==> flow/design.v (excerpt) <==
module alu(
    input clk,
    input rst,
    input [31:0] op_a,         
    input [31:0] op_b,         
    input [2:0] op_code,       
    input mode_fp,             
    input round_mode,          
    input start,               
    output reg [31:0] result,  
    output reg valid_out,      
    output reg [4:0] flags     
);
Size in the first run: roughly 5500 cells after synthesis.
==> flow/config.mk <==
export PLATFORM = sky130hd
export DESIGN_NAME = alu
export DESIGN_NICKNAME = alu
export VERILOG_FILES = /design/flow/design.v
export SDC_FILE = /design/flow/constraint.sdc
export NUM_CORES = 4
export LEC_CHECK = 0
export ABC_AREA = 0
export CAP_MARGIN = 20
export CORE_ASPECT_RATIO = 1.13
export CORE_MARGIN = 3
export CORE_UTILIZATION = 70
export CTS_CLUSTER_DIAMETER = 356
export CTS_CLUSTER_SIZE = 45
export GPL_ROUTABILITY_DRIVEN = 1
export GPL_TIMING_DRIVEN = 1
export MAX_ROUTING_LAYER = met4
export PLACE_DENSITY_LB_ADDON = 0.02
export SETUP_SLACK_MARGIN = 3.22
export SLEW_MARGIN = 20
==> flow/constraint.sdc <==
create_clock -name core_clock -period 12.2 [get_ports {clk}]
set_input_delay 2.4400 -clock core_clock [delete_from_list [all_inputs] [get_ports {clk}]]
set_output_delay 2.4400 -clock core_clock [all_outputs]
set_load 0.01 [all_outputs]
run.sh (not shown) runs the stock make flow with config.mk's settings and CLKGATE_MAP_FILE=.
The baseline failed in global routing (5_1_grt) on GRT-0232.
Next try:
==> flow/config.mk (replaced) <==
export PLATFORM = sky130hd
export DESIGN_NAME = alu
export DESIGN_NICKNAME = alu
export VERILOG_FILES = /design/flow/design.v
export SDC_FILE = /design/flow/constraint.sdc
export NUM_CORES = 4
export LEC_CHECK = 0
export CAP_MARGIN = 20
export CORE_MARGIN = 2
export CORE_UTILIZATION = 35
export SETUP_SLACK_MARGIN = -1.17
export SLEW_MARGIN = 20
==> flow/constraint.sdc (replaced) <==
create_clock -name core_clock -period 14.7 [get_ports {clk}]
set_input_delay 2.9400 -clock core_clock [delete_from_list [all_inputs] [get_ports {clk}]]
set_output_delay 2.9400 -clock core_clock [all_outputs]
set_load 0.01 [all_outputs]
Outcome: The changed run completed and failed the layout checks on negative setup slack. Die area climbs by 95%. Synthesized area does not change. Synthesized cell count does not change.
Next try:
--- a/flow/config.mk
+++ b/flow/config.mk
@@ -7,6 +7,8 @@
 export LEC_CHECK = 0
 export CAP_MARGIN = 20
-export CORE_MARGIN = 2
+export CORE_ASPECT_RATIO = 1.21
+export CORE_MARGIN = 4
 export CORE_UTILIZATION = 35
-export SETUP_SLACK_MARGIN = -1.17
+export MIN_ROUTING_LAYER = met1
+export PLACE_DENSITY_LB_ADDON = 0.27
 export SLEW_MARGIN = 20
==> flow/constraint.sdc (replaced) <==
create_clock -name core_clock -period 18.8 [get_ports {clk}]
set_input_delay 3.7600 -clock core_clock [delete_from_list [all_inputs] [get_ports {clk}]]
set_output_delay 3.7600 -clock core_clock [all_outputs]
set_load 0.01 [all_outputs]
The new run completed without violations; cell area goes down by 7.1%; synthesized cell count stays the same; total power shrinks by 29%; wire length falls by 4.9%; global-route usage went down by 2.1 points; combinational power went down by 31%; maximum frequency drops by 13%; setup slack is better by 1.9 ns; via count came out lower by 4.4%; cell count drops by 6.5%.
Next try:
==> flow/config.mk (replaced) <==
export PLATFORM = sky130hd
export DESIGN_NAME = alu
export DESIGN_NICKNAME = alu
export VERILOG_FILES = /design/flow/design.v
export SDC_FILE = /design/flow/constraint.sdc
export NUM_CORES = 4
export LEC_CHECK = 0
export ABC_AREA = 1
export CAP_MARGIN = 20
export CORE_MARGIN = 2
export CORE_UTILIZATION = 72
export CTS_CLUSTER_DIAMETER = 348
export CTS_CLUSTER_SIZE = 98
export PLACE_DENSITY = 0.36
export SLEW_MARGIN = 20
export TNS_END_PERCENT = 10
==> flow/constraint.sdc (replaced) <==
create_clock -name core_clock -period 10.5 [get_ports {clk}]
set_input_delay 2.1000 -clock core_clock [delete_from_list [all_inputs] [get_ports {clk}]]
set_output_delay 2.1000 -clock core_clock [all_outputs]
set_load 0.01 [all_outputs]
Effect: This time the run did not get past global routing (5_1_grt) (ODB-0269); die size is lower by about 54%; synthesized cell count is higher by about 7%; area after synthesis is lower by 3.5%.
Next try:
==> flow/config.mk (replaced) <==
export PLATFORM = sky130hd
export DESIGN_NAME = alu
export DESIGN_NICKNAME = alu
export VERILOG_FILES = /design/flow/design.v
export SDC_FILE = /design/flow/constraint.sdc
export NUM_CORES = 4
export LEC_CHECK = 0
export CAP_MARGIN = 20
export CORE_MARGIN = 2
export CORE_UTILIZATION = 13
export SLEW_MARGIN = 20
==> flow/constraint.sdc (replaced) <==
create_clock -name core_clock -period 19.7 [get_ports {clk}]
set_input_delay 3.9400 -clock core_clock [delete_from_list [all_inputs] [get_ports {clk}]]
set_output_delay 3.9400 -clock core_clock [all_outputs]
set_load 0.01 [all_outputs]
After rerunning:
- Now the flow completed with no timing, DRC or antenna violations
- synthesized cell count drops by 6.4%
- die area climbs to 5.6 times its value
- synthesized area climbs by 3.6%
Next try:
--- a/flow/config.mk
+++ b/flow/config.mk
@@ -7,5 +7,8 @@
 export LEC_CHECK = 0
 export CAP_MARGIN = 20
+export CELL_PAD_IN_SITES_DETAIL_PLACEMENT = 1
 export CORE_MARGIN = 2
-export CORE_UTILIZATION = 13
+export CORE_UTILIZATION = 40
+export MAX_ROUTING_LAYER = met4
 export SLEW_MARGIN = 20
+export TNS_END_PERCENT = 35
==> flow/constraint.sdc (replaced) <==
create_clock -name core_clock -period 15.2 [get_ports {clk}]
set_input_delay 3.0400 -clock core_clock [delete_from_list [all_inputs] [get_ports {clk}]]
set_output_delay 3.0400 -clock core_clock [all_outputs]
set_load 0.01 [all_outputs]
- The changed run ran to the end with no violations
- area after synthesis stays the same
- final cell count fell by a quarter to a third
- design area fell by a few percent
- total power rose by well over a third
- synthesized cell count stays the same
- register-to-register slack is worse by 1.0 ns
- die size fell by well over a third

========
Starting RTL as in the previous note.
Settings: LEC_CHECK=0, ABC_AREA=0, CAP_MARGIN=20, CELL_PAD_IN_SITES_DETAIL_PLACEMENT=2, CELL_PAD_IN_SITES_GLOBAL_PLACEMENT=2, CORE_MARGIN=2, CORE_UTILIZATION=64, GPL_TIMING_DRIVEN=1, MAX_ROUTING_LAYER=met5, PLACE_DENSITY=0.51, SETUP_SLACK_MARGIN=3.16, SLEW_MARGIN=20; clock period 13.1 ns.
The first run never finished: it broke off in global placement without I/O on GPL-0301.
==> next run, changes <==
Settings changed: ABC_AREA 0 to unset, CELL_PAD_IN_SITES_DETAIL_PLACEMENT 2 to unset, CELL_PAD_IN_SITES_GLOBAL_PLACEMENT 2 to unset, CORE_UTILIZATION 64 to 65, GPL_TIMING_DRIVEN 1 to unset, MAX_ROUTING_LAYER met5 to met4, PLACE_DENSITY 0.51 to unset, SETUP_SLACK_MARGIN 3.16 to unset.
Clock period 13.1 ns to 11.9 ns, I/O delays scaled along.
Now the flow produced a layout that fails on setup timing.
Die area goes down slightly.
Synthesized cell count is unchanged.
Synthesized area is unchanged.

========
Setup of run A:
alu again, from the RTL that the note above started with.
clock: 8.13 ns
lec_check: 0
abc_area: 1
cap_margin: 20
core_margin: 2
core_utilization: 72
cts_cluster_diameter: 132
cts_cluster_size: 86
hold_slack_margin: 0.29
place_density_lb_addon: 0.08
slew_margin: 20
Run A did not finish; a tool error ended it in global routing.
Input changes introduced in run B (baseline for comparison: run A):
Settings: PLACE_DENSITY_LB_ADDON no longer set, was 0.08; CORE_UTILIZATION now 51, was 72; CTS_CLUSTER_DIAMETER no longer set, was 132; CTS_CLUSTER_SIZE now 97, was 86; ABC_AREA no longer set, was 1; HOLD_SLACK_MARGIN no longer set, was 0.29; the clock period (ns, I/O delays scaled along) now 12.2, was 8.13.
Results
- Run B had finished all stages when the layout checks came back failing, citing negative setup slack.
- Going from run A to run B, the number of nets at floorplan was found to have gone down by 382.
- Run B: placeable core area is 28000 um2 higher than what run A reported.
- Between run A and run B, the flow reports detailed-placement wirelength estimate increasing by a few percent.
- Run B ends up with a total number of placement rows that is 19 higher than in run A.
Here is what was changed in the inputs of run C compared with run B.
Settings: putting ABC_AREA at 0 where nothing was set; swapping 97 for 64 in CTS_CLUSTER_SIZE; swapping 51 for 56 in CORE_UTILIZATION; putting CORE_ASPECT_RATIO at 0.88 where nothing was set; putting MAX_ROUTING_LAYER at met4 where nothing was set; putting PLACE_DENSITY at 0.87 where nothing was set; swapping 12.2 for 21.5 in the clock period (ns, I/O delays scaled along).
Results
Run C ran to completion and came out clean on the timing, design-rule and antenna checks.
Relative to run B, power share of the clock group has gone up in run C.
Maximum number of pins on one net before global-route repair came out higher on run C than on run B.
From run B to run C the numbers moved as follows: met1 layer wirelength in the final routing dropped 18%; final non-filler cell area dropped 12%; area of the multi-input gates dropped 810 um2; overall power after layout dropped 51%; iteration tally of the first detailed-router pass dropped 1.
Lower quantity of gates resized following cts among run B and run C: run C
Run comparison: run B highest metal layer used by the detailed router met5; run C highest metal layer used by the detailed router met4
Core utilization of the finished layout (higher): run B
Sort run B and run C by number of buffers created by CTS asc -> top: run C
Input-level comparison between run D and run C:
Settings: removing CORE_ASPECT_RATIO (formerly 0.88); changing CORE_UTILIZATION from 56 to 72; changing PLACE_DENSITY from 0.87 to 0.43; changing ABC_AREA from 0 to 1; setting TNS_END_PERCENT to 5 for the first time; changing CTS_CLUSTER_SIZE from 64 to 97; setting CTS_CLUSTER_DIAMETER to 163 for the first time; removing MAX_ROUTING_LAYER (formerly met4); changing the clock period (ns, I/O delays scaled along) from 21.5 to 7.91.
## What came out
- Summary of the comparison: initial cell density of the core is higher in run D, relative to run C.
- Looking at cell area after synthesis, run D sits 1600 um2 below run C.
- Run D terminated abnormally: global routing reported GRT-0116.
- Diff run C -> run D: die width went down 57 um; clock buffer count from CTS fell 30.
- NOTE: share of synthesized cell area in and, or, nand and nor gates in run D exceeds that of run C
- Synthesized cell count (run D vs. run C) increases by a few percent
--- input diff run D..run E ---
Settings: a deleted TNS_END_PERCENT that had been 5; a deleted CTS_CLUSTER_DIAMETER that had been 163; an added GPL_ROUTABILITY_DRIVEN of 1; a deleted ABC_AREA that had been 1; an added SETUP_SLACK_MARGIN of -1.27; a change of CORE_UTILIZATION from 72 to 35; a change of PLACE_DENSITY from 0.43 to 0.91; a deleted CTS_CLUSTER_SIZE that had been 97; a change of CORE_MARGIN from 2 to 3; a change of the clock period (ns, I/O delays scaled along) from 7.91 to 15.2.
Notes after the runs:
Layout checks on run E: not met. Flow itself completed; violations: negative setup slack.
Run D failed in global routing with GRT-0116.
Placed instance area shrinks slightly when moving from run D to run E.
And-or/or-and share of the synthesized area delta for run E relative to run D: 1.4 points higher
Sort run E and run D by number of cells in the yosys synthesis report asc -> top: run E
Re yosys-reported design area after synthesis: run E is 1600 um2 up on run D.
Measured against each other, run E and run D differ in synthesized-area fraction occupied by and/or/nand/nor cells, the lower figure coming from run E.
Compared with run D, run E shows overall die height that has gone up by more than a quarter.
Row H-tree level count: run E higher / run D lower
Diff run E and run D: synthesized cell count lower in run E

========
Setup of build 63:
Starting RTL as in the previous note.
Settings: LEC_CHECK=0, ABC_AREA=0, CAP_MARGIN=20, CORE_ASPECT_RATIO=1.13, CORE_MARGIN=2, CORE_UTILIZATION=54, CTS_CLUSTER_DIAMETER=58, CTS_CLUSTER_SIZE=43, GPL_ROUTABILITY_DRIVEN=1, GPL_TIMING_DRIVEN=1, MAX_ROUTING_LAYER=met5, PLACE_DENSITY_LB_ADDON=0.01, SLEW_MARGIN=0; clock period 12.2 ns.
Complete run, failing final checks: build 63, reason negative setup slack.
Setup changes, build 63 to build 5
- CTS_CLUSTER_DIAMETER now 32, was 58
- SETUP_SLACK_MARGIN now 1.45, previously not set
- CORE_UTILIZATION now 58, was 54
- MAX_ROUTING_LAYER now met4, was met5
- PLACE_DENSITY_LB_ADDON now 0.07, was 0.01
- ABC_AREA now 1, was 0
- SLEW_MARGIN now 20, was 0
- HOLD_SLACK_MARGIN now 0.27, previously not set
- the clock period (ns, I/O delays scaled along) now 8.34, was 12.2
## What came out
- Flow for build 5 halted at global routing (5_1_grt), error code GRT-0116.
- [build 5] starting utilization of the core area rose 4.1 points relative to build 63
- From build 63 to build 5 the numbers moved as follows: die area now sits lower; total cell area at the placement stage fell 1.1%.
The inputs of build 78 differ from those of build 5 as listed below.
- CORE_MARGIN: 2 -> 3
- HOLD_SLACK_MARGIN: 0.27 -> unset
- ABC_AREA: 1 -> 0
- PLACE_DENSITY_LB_ADDON: 0.07 -> 0.0
- CTS_CLUSTER_DIAMETER: 32 -> 356
- SETUP_SLACK_MARGIN: 1.45 -> 0.44
- CORE_UTILIZATION: 58 -> 70
- CTS_CLUSTER_SIZE: 43 -> 45
- the clock period (ns, I/O delays scaled along): 8.34 -> 11.1
Findings:
Build 78 never completed; the flow aborted with a tool error in global routing (5_1_grt). Comparing build 5 against build 78, there is no change at all in synthesis-stage register bit count. Of build 78 and build 5, it is build 78 that has the lower adder and majority cell fraction of the synthesized area. Summary of build 78 over build 5: post-DP HPWL shrank by 3.5%; chip area from the yosys synthesis statistics rose 3.6%; area share of xor/xnor cells in the synthesized design moved up; synthesized cell count shrank by 382.
diff inputs: build 78 => build 90
- clearing CTS_CLUSTER_DIAMETER, which used to be 356
- swapping 45 for 97 in CTS_CLUSTER_SIZE
- clearing MAX_ROUTING_LAYER, which used to be met4
- clearing GPL_ROUTABILITY_DRIVEN, which used to be 1
- clearing GPL_TIMING_DRIVEN, which used to be 1
- clearing CORE_ASPECT_RATIO, which used to be 1.13
- clearing PLACE_DENSITY_LB_ADDON, which used to be 0.0
- swapping 3 for 2 in CORE_MARGIN
- swapping 70 for 72 in CORE_UTILIZATION
- swapping 0 for 1 in ABC_AREA
- clearing SETUP_SLACK_MARGIN, which used to be 0.44
- swapping 11.1 for 21.5 in the clock period (ns, I/O delays scaled along)
[summary]
Delta (build 90 minus build 78): die size moved down; sequential cell area fraction in the yosys report saw an increase; count of instantiated cells in the yosys netlist increased by 6.9% relative to the old numbers. The post-synthesis instance total in build 90 was higher than what build 78 gave. Build 90: number of distinct library cells after synthesis 34 below build 78. Build 90 went all the way through the flow, and no timing, DRC or antenna check failed. Going from build 78 to build 90, post-synthesis cell area shrinks by about 3.5%.
The inputs of build 16 differ from those of build 90 as listed below.
- CORE_MARGIN changed from 2 to 3
- ABC_AREA removed (was 1)
- GPL_ROUTABILITY_DRIVEN newly set to 0
- CORE_UTILIZATION changed from 72 to 35
- SETUP_SLACK_MARGIN newly set to 1.93
- CTS_CLUSTER_SIZE removed (was 97)
- the clock period (ns, I/O delays scaled along) changed from 21.5 to 15.2
## What came out
Build 16 reports a higher non-clock buffer contribution to total cell area than build 90 does.
Build 16 against build 90: utilization after layout decreased 36 points, design area higher, yosys stat chip area picked up an extra about 3.6%.

========
alu again, from the RTL that the note above started with.
make LEC_CHECK=0 ABC_AREA=1 CAP_MARGIN=10 CORE_MARGIN=2 CORE_UTILIZATION=72 CTS_CLUSTER_DIAMETER=132 CTS_CLUSTER_SIZE=86 HOLD_SLACK_MARGIN=0.29 PLACE_DENSITY_LB_ADDON=0.08 SETUP_SLACK_MARGIN=2.91 SLEW_MARGIN=0 finish   # period 9.93 ns
The first run never finished: it broke off in global routing (5_1_grt).
Edit:
- ABC_AREA: 1 -> unset
- CAP_MARGIN: 10 -> 20
- CORE_UTILIZATION: 72 -> 35
- CTS_CLUSTER_DIAMETER: 132 -> unset
- CTS_CLUSTER_SIZE: 86 -> unset
- HOLD_SLACK_MARGIN: 0.29 -> unset
- PLACE_DENSITY_LB_ADDON: 0.08 -> unset
- SETUP_SLACK_MARGIN: 2.91 -> unset
- SLEW_MARGIN: 0 -> 20
- clock period: 9.93 -> 14.7 ns (I/O delays scaled with it)
With this change the flow finished with timing, DRC and antenna clean.
Area after synthesis came out higher by 3.6%.
Die area goes up by 110%.
Synthesized cell count decreases by 6.4%.
Power is estimated from default activity; no workload was simulated.
